== job 9889 ==
==> flow/design.v (excerpt) <==
module PWU 
( 
   va_rdy_o, pa_o, pa_vld_o, pa_fault_o, pw_c_va_o, pw_c_vld_o,
   l1_va_o, l1_cancel_o, l1_va_vld_o, ch_va_o, ch_va_vld_o,
   clk_i, resetn_i, va_i, va_vld_i, pa_rdy_i, pw_c_pa_i, l1_pa_i,
   l1_pa_vld_i, ch_fault_i
   );
Size: roughly 210 I/O pins, roughly 0.013 sq mm of cells after synthesis.
export LEC_CHECK = 0
export ABC_AREA = 1
export CAP_MARGIN = 20
export CELL_PAD_IN_SITES_DETAIL_PLACEMENT = 2
export CELL_PAD_IN_SITES_GLOBAL_PLACEMENT = 0
export CORE_MARGIN = 3
export CORE_UTILIZATION = 28
export CTS_CLUSTER_DIAMETER = 274
export GPL_ROUTABILITY_DRIVEN = 1
export GPL_TIMING_DRIVEN = 1
export HOLD_SLACK_MARGIN = 0.24
export MIN_ROUTING_LAYER = met2
export PLACE_DENSITY_LB_ADDON = 0.25
export SLEW_MARGIN = 15
export TNS_END_PERCENT = 35
create_clock -name core_clock -period 1.94 [get_ports {clk_i}]
run.sh (not shown) runs the stock make flow with config.mk's settings and CLKGATE_MAP_FILE=.
Job 9889 completed end to end; final checks failed (negative setup slack).
[inputs] job 7562 vs job 9889
Settings: TNS_END_PERCENT: 35 -> unset; PLACE_DENSITY_LB_ADDON: 0.25 -> unset; CELL_PAD_IN_SITES_DETAIL_PLACEMENT: 2 -> unset; SLEW_MARGIN: 15 -> 20; GPL_TIMING_DRIVEN: 1 -> unset; CORE_MARGIN: 3 -> 2; CTS_CLUSTER_DIAMETER: 274 -> unset; MIN_ROUTING_LAYER: met2 -> unset; CORE_UTILIZATION: 28 -> 69; HOLD_SLACK_MARGIN: 0.24 -> 0.3; CTS_CLUSTER_SIZE: unset -> 20; CELL_PAD_IN_SITES_GLOBAL_PLACEMENT: 0 -> unset; GPL_ROUTABILITY_DRIVEN: 1 -> unset; CAP_MARGIN: 20 -> 15; the clock period (ns, I/O delays scaled along): 1.94 -> 1.95.
==> comparison <==
- Sort job 9889 and job 7562 by top achievable clock speed desc -> top: job 9889
- Count of clock-buffer cells in the layout sits lower in job 7562 than in job 9889.
- | job 7562 | all stages done | FAIL | negative setup slack |
- Job 7562 ended with more maximum number of pins on one net before global-route repair than job 9889.
- The run with more setup slack is job 9889; job 7562 has less.
- Sequential cell count: job 9889 vs job 7562 identical
> inputs changed (job 7562 -> job 3382)
Settings: CTS_CLUSTER_SIZE no longer set, was 20; ABC_AREA no longer set, was 1; CAP_MARGIN now 20, was 15; HOLD_SLACK_MARGIN no longer set, was 0.3; CORE_UTILIZATION now 40, was 69; the clock period (ns, I/O delays scaled along) now 4.0, was 1.95.
Findings:
For the summed instance area of the synthesized netlist, job 3382 came in 0.95% lower than job 7562 did. Job 3382 went all the way through synthesis, placement and routing and the layout is clean on timing, DRC and antenna. Of the two values seen for timing endpoint of the critical path, ch_va_vld_o was produced by job 3382 and genblk1[2].walker_inst.ld_va_reg[2] by job 7562. Job 3382 has area taken by multi-input logic gates below what job 7562 had. Looking at final cell count without fillers, job 3382 sits 374 lower than job 7562 does. Power attributed to sequential cells: job 3382 lower than job 7562. Job 3382 ended up with l1_pa_vld_i as its first element of the critical path; job 7562 ended up with genblk1[3].walker_inst.pw00_03_va_vld_reg[3].
### job 3382 -> job 2665
Settings: MAX_ROUTING_LAYER: unset -> met4; SETUP_SLACK_MARGIN: unset -> 1.04; PLACE_DENSITY_LB_ADDON: unset -> 0.2; CTS_CLUSTER_SIZE: unset -> 26; CTS_CLUSTER_DIAMETER: unset -> 188; CORE_UTILIZATION: 40 -> 72; the clock period (ns, I/O delays scaled along): 4.0 -> 3.49.
==> comparison <==
- Non-clock buffer count (job 3382 / job 2665): 0.871
- Number of sequential cells: job 2665 vs job 3382 identical
- Job 2665: clock tree buffer count of the final layout is 40 lower than what job 3382 reported.
diff inputs: job 2665 => job 4831
Settings: a change of CORE_UTILIZATION from 72 to 66; a deleted SETUP_SLACK_MARGIN that had been 1.04; a deleted CTS_CLUSTER_DIAMETER that had been 188; a deleted CTS_CLUSTER_SIZE that had been 26; a deleted PLACE_DENSITY_LB_ADDON that had been 0.2; a deleted MAX_ROUTING_LAYER that had been met4; a change of the clock period (ns, I/O delays scaled along) from 3.49 to 2.88.
### Flow results
Job 4831 closes out successfully: all stages finished, all timing, DRC and antenna checks passed.
Side by side, switching power as a share of total power turned out lower in job 4831 than in job 2665.
Sort job 2665 and job 4831 by flop share of the area desc -> top: job 2665
Job 4831 falls short of job 2665 in worst setup slack.
Between job 2665 and job 4831, the ratio of final minimum period to clock period is higher for job 4831.
Clock transition at the registers of the reported paths: job 2665 and job 4831 compared, lower one is job 4831

* * *

run 1:
PWU again, from the RTL that the note above started with.
clock: 3.49 ns
lec_check: 0
cap_margin: 20
core_margin: 2
core_utilization: 72
cts_cluster_diameter: 188
cts_cluster_size: 26
hold_slack_margin: -0.09
max_routing_layer: met4
setup_slack_margin: 0.5
slew_margin: 20
Run 1 completed; timing, DRC and antenna clean
Here is what was changed in the inputs of run 2 compared with run 1.
Settings: GPL_ROUTABILITY_DRIVEN newly set to 0; CTS_CLUSTER_SIZE changed from 26 to 34; ABC_AREA newly set to 0; SETUP_SLACK_MARGIN changed from 0.5 to 0.47; CTS_CLUSTER_DIAMETER changed from 188 to 317; CAP_MARGIN changed from 20 to 5; the clock period (ns, I/O delays scaled along) changed from 3.49 to 2.08.
## What came out
- Quantity of I/O buffers inserted on ports came out exactly the same in run 1 and run 2.
- Number of synthesized register bits across run 1 and run 2: no real change.
- FAIL run 2 @ 4_1_cts: tool exited with error
- Between run 1 and run 2, the difference in mux contribution to synthesized area is negligible.
- Comparing run 1 against run 2, there is no change at all in die span in x.
- Compared with run 1, in run 2 post-placement worst setup slack saw a decrease; post-detailed-placement cell area saw an increase.
- Going from run 1 to run 2, HPWL after detailed placement grew by a little under 10%.
- Compared with run 1, run 2 shows a higher post-placement cell count.
- From run 1 to run 2, area after synthesis did not move at all.
Relative to run 2, the following input files were edited for run 3:
Settings: MAX_ROUTING_LAYER: met4 -> unset; CORE_UTILIZATION: 72 -> 40; CAP_MARGIN: 5 -> 20; ABC_AREA: 0 -> unset; GPL_ROUTABILITY_DRIVEN: 0 -> unset; CTS_CLUSTER_DIAMETER: 317 -> unset; SETUP_SLACK_MARGIN: 0.47 -> unset; CTS_CLUSTER_SIZE: 34 -> unset; HOLD_SLACK_MARGIN: -0.09 -> unset; the clock period (ns, I/O delays scaled along): 2.08 -> 3.45.
--- outcome ---
Diff run 3 and run 2: row count lower in run 2
Placed standard-cell area: lower on run 3
Total half-perimeter wirelength after legalization and detailed placement went down by a little under 10% going from run 2 to run 3.
Taking run 2 as the reference, in run 3 placement-stage worst setup slack rose by 670 ps; share of synthesized cell area in and, or, nand and nor gates stayed essentially flat; chip area rose by 15000 µm²; height of the chip rose by about 33%.
Run 3: no failed stages, no open violations at the end

* * *

v29:
PWU again, from the RTL that the note above started with.
clock: 4.0 ns
lec_check: 0
cap_margin: 20
core_aspect_ratio: 0.99
core_margin: 6
core_utilization: 40
cts_cluster_size: 43
gpl_routability_driven: 0
hold_slack_margin: 0.23
setup_slack_margin: 1.2
slew_margin: 40
v29: no failed stages, no open violations at the end
## Diff of input files: v36 against v29
- setting CTS_CLUSTER_DIAMETER to 188 for the first time
- changing CORE_MARGIN from 6 to 2
- removing HOLD_SLACK_MARGIN (formerly 0.23)
- removing CORE_ASPECT_RATIO (formerly 0.99)
- changing CORE_UTILIZATION from 40 to 68
- changing SLEW_MARGIN from 40 to 20
- setting MAX_ROUTING_LAYER to met4 for the first time
- changing CTS_CLUSTER_SIZE from 43 to 26
- removing GPL_ROUTABILITY_DRIVEN (formerly 0)
- removing SETUP_SLACK_MARGIN (formerly 1.2)
- changing the clock period (ns, I/O delays scaled along) from 4.0 to 3.49
Lower delay of the slowest cell on the worst path was reported by v29, not v36.
Sort v29 and v36 by final design instance area without fill, descending, and v29 comes first.
Relative to v29, combinational fraction of the cell area has increased by 2.8 points in v36.
Run comparison: v29 capture point of the worst path ch_va_vld_o; v36 capture point of the worst path pw_c_va_o[7]
Vias: v36 fewer than v29
> inputs changed (v36 -> v33)
- CORE_UTILIZATION now 58, was 68
- MAX_ROUTING_LAYER no longer set, was met4
- CTS_CLUSTER_SIZE no longer set, was 26
- CTS_CLUSTER_DIAMETER no longer set, was 188
- the clock period (ns, I/O delays scaled along) now 1.95, was 3.49
==> results <==
No crash in v33: every stage finished, but the layout fails its final checks due to negative setup slack. Comparing v36 and v33, met3 track demand over resource is lower on v33. Diff v36 and v33: worst hold slack higher in v36. On v33: final setup violation count is 93 higher than what v36 gave. Diff v36 and v33: fraction of power spent switching nets higher in v36. What v36 reported for final cell count has to be multiplied by 1.09 to get the figure for v33. Higher post-detailed-placement half-perimeter wirelength goes to v33 over v36. Comparing v36 and v33, multi-input gate share of total cell area is higher on v36. v33 against v36: quantity of hold-fixing buffers added after cts held, total power draw went up 120%.
Changes in v26 relative to v33:
- an added ABC_AREA of 0
- a change of CAP_MARGIN from 20 to 5
- a change of CORE_UTILIZATION from 58 to 72
- an added SETUP_SLACK_MARGIN of 0.61
- an added CTS_CLUSTER_SIZE of 34
- an added HOLD_SLACK_MARGIN of -0.09
- an added CTS_CLUSTER_DIAMETER of 317
- an added GPL_ROUTABILITY_DRIVEN of 0
- a change of the clock period (ns, I/O delays scaled along) from 1.95 to 2.08
--- outcome ---
The flow ended early for v26: it failed with a tool error in clock tree synthesis (4_1_cts). v26 against v33: number of cells in the design after placement saw a decrease; compound-cell area share of the yosys netlist was more or less identical; register share after synthesis barely changed. Summary: with v33 as the reference, half-perimeter wire length after placement in v26 moved up by a little under 10%. Against v33 as the reference, v26 delivers a lower width of the die. v26 has worst setup timing slack at the placement stage above what v33 had. Number of flops mapped to enable cells by yosys: v26 vs v33 identical. v26 vs v33 on die size: v26 is the lower one. Taking v33 over v26, the number of core rows ratio works out to 1.13.
What v24 does differently from v26 at the input level:
- GPL_ROUTABILITY_DRIVEN no longer set, was 0
- CTS_CLUSTER_SIZE now 20, was 34
- ABC_AREA now 1, was 0
- CAP_MARGIN now 15, was 5
- CTS_CLUSTER_DIAMETER no longer set, was 317
- HOLD_SLACK_MARGIN now -0.1, was -0.09
- CORE_UTILIZATION now 69, was 72
- SETUP_SLACK_MARGIN no longer set, was 0.61
- the clock period (ns, I/O delays scaled along) now 1.92, was 2.08
### Flow results
- Worst slack at placement delta for v24 relative to v26: 100 ps lower
- The lower post-synth design cell area of v26 and v24 is in v26.
- Across v26 and v24, no clean finish was achieved.
- Changes observed in v24 relative to v26: share of the core filled by cells before placement moved down, mean instance size in the synthesized netlist moved down, cell area after placement moved up, placed instance count moved up, detailed placer's ending HPWL moved up.

* * *

## job 9787
Starting RTL as in the previous note.
clock: 4.0 ns
lec_check: 0
abc_area: 1
cap_margin: 20
core_margin: 2
core_utilization: 40
gpl_timing_driven: 0
hold_slack_margin: 0.24
slew_margin: 20
Completing all stages was not enough for job 9787: its layout failed the final checks because of negative setup slack.
Input changes introduced in job 9220 (baseline for comparison: job 9787):
--- a/flow/config.mk
+++ b/flow/config.mk
@@ -9 +9 @@
-export CAP_MARGIN = 20
+export CAP_MARGIN = 0
@@ -11,3 +11,2 @@
-export CORE_UTILIZATION = 40
-export GPL_TIMING_DRIVEN = 0
-export HOLD_SLACK_MARGIN = 0.24
+export CORE_UTILIZATION = 69
+export SETUP_SLACK_MARGIN = 0.34
==> flow/constraint.sdc <==
create_clock -name core_clock -period 2.02 [get_ports {clk_i}]
set_input_delay 0.4040 -clock core_clock [delete_from_list [all_inputs] [get_ports {clk_i}]]
set_output_delay 0.4040 -clock core_clock [all_outputs]
set_load 0.01 [all_outputs]
Results
- Flow for job 9220 halted at 5_1_grt, error code DPL-0038.
- Relative to job 9787, the number of core rows measured on job 9220 has decreased by more than 10%.
- The higher post-cts sizing count came out of job 9220.
- On floorplan core area, job 9220 does better than job 9787.
- Diff job 9787 -> job 9220: last weighted congestion value of the routability-driven placer went down about 3%, standard cell area after detailed placement moved up.
Modified inputs, job 4218 compared to job 9220
--- a/flow/config.mk
+++ b/flow/config.mk
@@ -8,2 +8 @@
-export ABC_AREA = 1
-export CAP_MARGIN = 0
+export CAP_MARGIN = 20
@@ -11,2 +10 @@
-export CORE_UTILIZATION = 69
-export SETUP_SLACK_MARGIN = 0.34
+export CORE_UTILIZATION = 66
==> flow/constraint.sdc <==
create_clock -name core_clock -period 2.92 [get_ports {clk_i}]
set_input_delay 0.5840 -clock core_clock [delete_from_list [all_inputs] [get_ports {clk_i}]]
set_output_delay 0.5840 -clock core_clock [all_outputs]
set_load 0.01 [all_outputs]
Job 4218 completed; timing, DRC and antenna clean. The simple-gate area share of the yosys netlist of job 4218 falls short of that of job 9220 by 6.7 points. The higher final estimated routing congestion in global placement of job 4218 and job 9220 is in job 9220. [job 4218] setup fix buffers added after clock tree synthesis fell 40 relative to job 9220. Against job 9220, job 4218 reports a total placed cells including tap cells that is lower.
Here is what was changed in the inputs of job 1042 compared with job 4218.
--- a/flow/config.mk
+++ b/flow/config.mk
@@ -10,2 +10,8 @@
-export CORE_UTILIZATION = 66
-export SLEW_MARGIN = 20
+export CORE_UTILIZATION = 72
+export CTS_CLUSTER_DIAMETER = 188
+export CTS_CLUSTER_SIZE = 26
+export HOLD_SLACK_MARGIN = -0.09
+export MAX_ROUTING_LAYER = met4
+export PLACE_DENSITY_LB_ADDON = 0.2
+export SETUP_SLACK_MARGIN = 1.04
+export SLEW_MARGIN = 35
==> flow/constraint.sdc <==
create_clock -name core_clock -period 3.49 [get_ports {clk_i}]
set_input_delay 0.6980 -clock core_clock [delete_from_list [all_inputs] [get_ports {clk_i}]]
set_output_delay 0.6980 -clock core_clock [all_outputs]
set_load 0.01 [all_outputs]
### Flow results
- Job 1042 reports its worst setup path startpoint as walk_sel_pw00_03_reg[1]$_SDFFE_PN0N_ while job 4218 reports walk_sel_pw00_03_reg[5]$_SDFFE_PN0N_.
- Relative to job 4218, non-clock buffer count has gone up in job 1042.
- [compare] base=job 4218 new=job 1042: cell area after layout lost 0.92%; synthesized net count saw little to no change; sequential share of layout area increased 0.42 points; required time of the critical path shows an increase of 450 ps; number of clock buffers in the layout lower.
- Relative to job 4218, the total routed wirelength measured on job 1042 has increased by more than a quarter.
Inputs modified between job 1042 and job 5139:
--- a/flow/config.mk
+++ b/flow/config.mk
@@ -8 +8,2 @@
-export CAP_MARGIN = 20
+export ABC_AREA = 0
+export CAP_MARGIN = 5
@@ -11,2 +12,3 @@
-export CTS_CLUSTER_DIAMETER = 188
-export CTS_CLUSTER_SIZE = 26
+export CTS_CLUSTER_DIAMETER = 317
+export CTS_CLUSTER_SIZE = 34
+export GPL_ROUTABILITY_DRIVEN = 0
@@ -15,3 +17,2 @@
-export PLACE_DENSITY_LB_ADDON = 0.2
-export SETUP_SLACK_MARGIN = 1.04
-export SLEW_MARGIN = 35
+export SETUP_SLACK_MARGIN = 0.39
+export SLEW_MARGIN = 20
==> flow/constraint.sdc <==
create_clock -name core_clock -period 2.08 [get_ports {clk_i}]
set_input_delay 0.4160 -clock core_clock [delete_from_list [all_inputs] [get_ports {clk_i}]]
set_output_delay 0.4160 -clock core_clock [all_outputs]
set_load 0.01 [all_outputs]
Findings:
Re multiplexer area fraction after synthesis: no difference whatsoever between job 5139 and job 1042. Changes observed in job 5139 relative to job 1042: count of cell types in the netlist shows no meaningful change, gate count of the mapped netlist was more or less identical, share of flip-flops with an asynchronous set or reset after synthesis essentially unchanged. Between job 1042 and job 5139, the yosys synthesis chip area figures differ only marginally. Share of synthesized cell area in and, or, nand and nor gates: job 1042 vs job 5139 identical. Worst slack after detailed placement: job 5139 and job 1042 compared, higher one is job 1042. Job 1042 → job 5139: number of placed I/O pins neither gained nor lost much, count of placed standard cells including taps picked up an extra 35, post-synthesis share of cell area spent on full adders, half adders and majority gates stayed essentially flat. Against job 1042, job 5139 reports a HPWL after detailed placement that is higher. Seen in the log of job 5139: DPL-0033 during 4_1_cts, after which the run never completed.
Power and IR drop assume default switching activity.
